run A:
## mult16_top
module mult16_top (
  input         clk,
  input  [15:0] a,
  input  [15:0] b,
  output [31:0] p
);
  reg  [15:0] a_r, b_r;
  reg  [31:0] p_r;
  wire [31:0] o;
  multiplier_16bit u_mul (.a(a_r), .b(b_r), .o(o));
  always @(posedge clk) begin
    a_r <= a;
    b_r <= b;
    p_r <= o;
  end
  assign p = p_r;
endmodule
For scale: ~64 flip-flops, about 8000 µm² of cells after synthesis.
Settings: LEC_CHECK=0, ABC_AREA=1, CAP_MARGIN=0, CORE_MARGIN=2, CORE_UTILIZATION=72, CTS_CLUSTER_DIAMETER=267, CTS_CLUSTER_SIZE=98, SETUP_SLACK_MARGIN=2.18, SLEW_MARGIN=20, TNS_END_PERCENT=40; clock period 7.94 ns.
run.sh (not shown) runs the stock make flow with config.mk's settings and CLKGATE_MAP_FILE=.
Run A ran in full, but the layout does not pass; the checks complain about setup timing.
diff inputs: run A => run B
# run A
export LEC_CHECK = 0
export ABC_AREA = 1
export CAP_MARGIN = 0
export CORE_MARGIN = 2
export CORE_UTILIZATION = 72
export CTS_CLUSTER_DIAMETER = 267
export CTS_CLUSTER_SIZE = 98
export SETUP_SLACK_MARGIN = 2.18
export SLEW_MARGIN = 20
export TNS_END_PERCENT = 40
create_clock -name core_clock -period 7.94 [get_ports {clk}]
# run B
export LEC_CHECK = 0
export CAP_MARGIN = 40
export CORE_ASPECT_RATIO = 0.72
export CORE_MARGIN = 2
export CORE_UTILIZATION = 72
export SLEW_MARGIN = 20
create_clock -name core_clock -period 12.0 [get_ports {clk}]
==> results <==
- Max-slew headroom at the worst pin: higher on run A
- Going from run A to run B, worst setup slack rose by 4020 ps, total of plain and repair buffers excluding clock buffers fell by about 25%.
- Total placed cells including tap cells for run B: 7.8% down relative to run A
- Tapcell count, run A and run B, higher one = run A.
- Number of failing setup endpoints in the final timing report | run B below run A
- Run A → run B: sum of routed wire segments on met1 increased by 2.7% relative to the old numbers, initial detailed-routing violation count moved up, register fraction of the total cell area up 0.27 points.
- Status run B: flow complete, layout not clean - setup timing
Input changes introduced in run C (baseline for comparison: run B):
# run B
export LEC_CHECK = 0
export CAP_MARGIN = 40
export CORE_ASPECT_RATIO = 0.72
export CORE_MARGIN = 2
export CORE_UTILIZATION = 72
export SLEW_MARGIN = 20
create_clock -name core_clock -period 12.0 [get_ports {clk}]
# run C
export LEC_CHECK = 0
export CAP_MARGIN = 20
export CORE_MARGIN = 2
export CORE_UTILIZATION = 58
export SLEW_MARGIN = 20
create_clock -name core_clock -period 7.9 [get_ports {clk}]
Completing all stages was not enough for run C: its layout failed the final checks because of setup timing. From run B to run C the numbers moved as follows: final worst slack decreased by 4040 ps relative to the old numbers; arrival time reported for the critical path endpoint decreased by 70 ps relative to the old numbers. There was hardly any difference in layout sequential cell count between run B and run C.
For run D, these inputs were changed with respect to run C:
# run C
export LEC_CHECK = 0
export CAP_MARGIN = 20
export CORE_MARGIN = 2
export CORE_UTILIZATION = 58
export SLEW_MARGIN = 20
create_clock -name core_clock -period 7.9 [get_ports {clk}]
# run D
export LEC_CHECK = 0
export CAP_MARGIN = 20
export CORE_MARGIN = 2
export CORE_UTILIZATION = 66
export SLEW_MARGIN = 20
create_clock -name core_clock -period 12.2 [get_ports {clk}]
[summary]
- Run D: complete, dirty (setup timing)
- On routed wire length, run D and run C are neck and neck.
- Comparing run C with run D, the iteration tally of the first detailed-router pass came out essentially unchanged.
Changes in run E relative to run D:
# run D
export LEC_CHECK = 0
export CAP_MARGIN = 20
export CORE_MARGIN = 2
export CORE_UTILIZATION = 66
export SLEW_MARGIN = 20
create_clock -name core_clock -period 12.2 [get_ports {clk}]
# run E
export LEC_CHECK = 0
export CAP_MARGIN = 20
export CORE_MARGIN = 2
export CORE_UTILIZATION = 70
export SLEW_MARGIN = 20
create_clock -name core_clock -period 3.75 [get_ports {clk}]
### Flow results
- None of the runs run D and run E ends with a clean layout.
- Ran to the end and failed final checks on setup timing: run D.
- The run showing the greater total die size is run D.
- Re Yosys chip area: no difference whatsoever between run D and run E.
- Compared with run D, run E shows a lower worst hold slack across all endpoints.
- Cmp run E vs run D: total routed wirelength higher in run E
- Compared with run D, in run E placed cell count went up by 2.8%; core outline area went down by 5.5%; placement-stage cell area now larger; global-route track usage on met1 grew by 3.3 points; layout-stage area growth over the synthesis result higher.
Here is what was changed in the inputs of run F compared with run E.
# run E
export LEC_CHECK = 0
export CAP_MARGIN = 20
export CORE_MARGIN = 2
export CORE_UTILIZATION = 70
export SLEW_MARGIN = 20
create_clock -name core_clock -period 3.75 [get_ports {clk}]
# run F
export LEC_CHECK = 0
export CAP_MARGIN = 20
export CORE_MARGIN = 2
export CORE_UTILIZATION = 57
export SLEW_MARGIN = 20
create_clock -name core_clock -period 7.89 [get_ports {clk}]
Findings:
The final report for run F shows a completed flow and a layout that fails verification, specifically setup timing.
Run F ends up with lower via count than run E does.
Delta (run F minus run E): sum of routed wire length over all layers decreased by 2900 µm relative to the old numbers, flip-flop and latch area decreased by 13 µm² relative to the old numbers.
Between run F and run E, the layout buffer count excluding clock buffers is higher for run E.
The count of filler cells inserted in the layout in run F was higher than what run E gave.
Higher pre-CTS worst setup slack goes to run F over run E.
Re area growth from synthesis to final layout: run F is 2.5 points down on run E.
Comparing the two runs side by side, run F comes out ahead of run E on worst setup slack.

== build 82 ==
Starting RTL as in the previous note.
Settings: LEC_CHECK=0, CAP_MARGIN=20, CELL_PAD_IN_SITES_GLOBAL_PLACEMENT=2, CORE_ASPECT_RATIO=0.94, CORE_MARGIN=2, CORE_UTILIZATION=58, CTS_CLUSTER_SIZE=70, GPL_ROUTABILITY_DRIVEN=0, GPL_TIMING_DRIVEN=1, MIN_ROUTING_LAYER=met1, PLACE_DENSITY_LB_ADDON=0.1, SETUP_SLACK_MARGIN=1.96, SLEW_MARGIN=40, TNS_END_PERCENT=65; clock period 17.0 ns.
Build 82 went all the way through the flow, and no timing, DRC or antenna check failed.
The following lists how build 68 was set up differently from build 82:
# build 82
export LEC_CHECK = 0
export CAP_MARGIN = 20
export CELL_PAD_IN_SITES_GLOBAL_PLACEMENT = 2
export CORE_ASPECT_RATIO = 0.94
export CORE_MARGIN = 2
export CORE_UTILIZATION = 58
export CTS_CLUSTER_SIZE = 70
export GPL_ROUTABILITY_DRIVEN = 0
export GPL_TIMING_DRIVEN = 1
export MIN_ROUTING_LAYER = met1
export PLACE_DENSITY_LB_ADDON = 0.1
export SETUP_SLACK_MARGIN = 1.96
export SLEW_MARGIN = 40
export TNS_END_PERCENT = 65
create_clock -name core_clock -period 17.0 [get_ports {clk}]
# build 68
export LEC_CHECK = 0
export CAP_MARGIN = 20
export CORE_MARGIN = 2
export CORE_UTILIZATION = 64
export SETUP_SLACK_MARGIN = -0.75
export SLEW_MARGIN = 20
create_clock -name core_clock -period 11.4 [get_ports {clk}]
==> comparison <==
Relative to build 82, the instance area at placement measured on build 68 has increased by a few percent.
A start point of the critical path of a_r[14] is what build 68 shows, while a_r[15] belongs to build 82.
The routed wire length in build 68 sits 450 µm above the value recorded for build 82.
The flow for build 68 finished, though final verification flagged setup timing.
For the footprint of the flip-flops and latches, build 68 came in about 0.4% higher than build 82 did.
Run comparison: build 82 cell type of the slowest stage on the worst timing path sky130_fd_sc_hd__dfxtp_1; build 68 cell type of the slowest stage on the worst timing path sky130_fd_sc_hd__fa_2
In the route summary, build 68 ends up with a via count exceeding that of build 82.
[diff] post-placement worst setup slack, build 68 relative to build 82: regression
Clock input transition at the sequential cells of the worst setup and hold paths of build 68 is on par with build 82.
Row met3 global-route usage: build 68 higher / build 82 lower
## Diff of input files: build 3 against build 68
# build 68
export LEC_CHECK = 0
export CAP_MARGIN = 20
export CORE_MARGIN = 2
export CORE_UTILIZATION = 64
export SETUP_SLACK_MARGIN = -0.75
export SLEW_MARGIN = 20
create_clock -name core_clock -period 11.4 [get_ports {clk}]
# build 3
export LEC_CHECK = 0
export CAP_MARGIN = 20
export CORE_MARGIN = 2
export CORE_UTILIZATION = 63
export SLEW_MARGIN = 20
create_clock -name core_clock -period 5.59 [get_ports {clk}]
--- outcome ---
What the final checks of build 3 revealed, after a flow that finished every stage, was a layout that fails on setup timing.
Build 3 has less setup slack than build 68.
Of build 68 and build 3, build 68 shows the lower placement-stage cell area, with build 3 above it.
Looking at worst slack on hold paths across both flows, build 3 is the weaker of the two, with build 68 ahead.
Setup changes, build 3 to build 34
# build 3
export LEC_CHECK = 0
export CAP_MARGIN = 20
export CORE_MARGIN = 2
export CORE_UTILIZATION = 63
export SLEW_MARGIN = 20
create_clock -name core_clock -period 5.59 [get_ports {clk}]
# build 34
export LEC_CHECK = 0
export ABC_AREA = 1
export CAP_MARGIN = 20
export CORE_MARGIN = 2
export CORE_UTILIZATION = 72
export PLACE_DENSITY = 0.35
export SLEW_MARGIN = 20
create_clock -name core_clock -period 9.39 [get_ports {clk}]
Findings:
- Of build 3 and build 34, none finishes clean.
- Although it ran to completion, build 3 produced a layout that fails the final checks because of setup timing.
- Going from build 3 to build 34, utilization increased by 6.1 points relative to the old numbers; cell count higher; quantity of I/O buffers inserted on ports ~0 delta; count of clock-buffer cells in the layout went up.
- Status: standard cell area after detailed placement parity (build 3, build 34)
- Reported for build 3 and build 34, residual overflow from global routing turned out identical to the last digit.
- Compared with build 3, build 34 has extra setup slack.
- Source of the critical timing path = b_r[1]: build 34; source of the critical timing path = b_r[0]: build 3
- Between build 3 and build 34, the global-route usage is lower for build 3.
Inputs modified between build 34 and build 8:
# build 34
export LEC_CHECK = 0
export ABC_AREA = 1
export CAP_MARGIN = 20
export CORE_MARGIN = 2
export CORE_UTILIZATION = 72
export PLACE_DENSITY = 0.35
export SLEW_MARGIN = 20
create_clock -name core_clock -period 9.39 [get_ports {clk}]
# build 8
export LEC_CHECK = 0
export CAP_MARGIN = 20
export CORE_MARGIN = 2
export CORE_UTILIZATION = 72
export PLACE_DENSITY = 0.67
export SLEW_MARGIN = 20
create_clock -name core_clock -period 12.1 [get_ports {clk}]
[summary]
The setup slack of build 8 is larger than that of build 34.
Although it ran to completion, build 8 produced a layout that fails the final checks because of setup timing.
Build 8 vs build 34 — final wirelength dropped 4.0%.
Between build 8 and build 34, it is build 8 whose overall chip area is lower, by 3.8%.
Build 8 vs. build 34: number of cells traversed by the worst register-to-register path moved down, critical path data arrival time level, vertical extent of the die moved down.
Final cell area: build 8 below build 34
Relative to build 34, the first-pass GRT wire length measured on build 8 has decreased by a few percent.
The following lists how build 70 was set up differently from build 8:
# build 8
export LEC_CHECK = 0
export CAP_MARGIN = 20
export CORE_MARGIN = 2
export CORE_UTILIZATION = 72
export PLACE_DENSITY = 0.67
export SLEW_MARGIN = 20
create_clock -name core_clock -period 12.1 [get_ports {clk}]
# build 70
export LEC_CHECK = 0
export ABC_AREA = 0
export CAP_MARGIN = 40
export CELL_PAD_IN_SITES_DETAIL_PLACEMENT = 0
export CORE_ASPECT_RATIO = 0.71
export CORE_MARGIN = 2
export CORE_UTILIZATION = 72
export MAX_ROUTING_LAYER = met5
export PLACE_DENSITY = 0.64
export SETUP_SLACK_MARGIN = 0.96
export SLEW_MARGIN = 20
create_clock -name core_clock -period 12.1 [get_ports {clk}]
==> comparison <==
Build 70 ran in full, but the layout does not pass; the checks complain about setup timing. Nothing crashed in build 8 and all stages finished; the problem is that the final layout failed, the offending checks being setup timing. Worst clock skew delta (build 8 -> build 70): insignificant. Per the comparison of build 70 with build 8, final cell count without fillers lower, maximum fanout along the worst path higher.
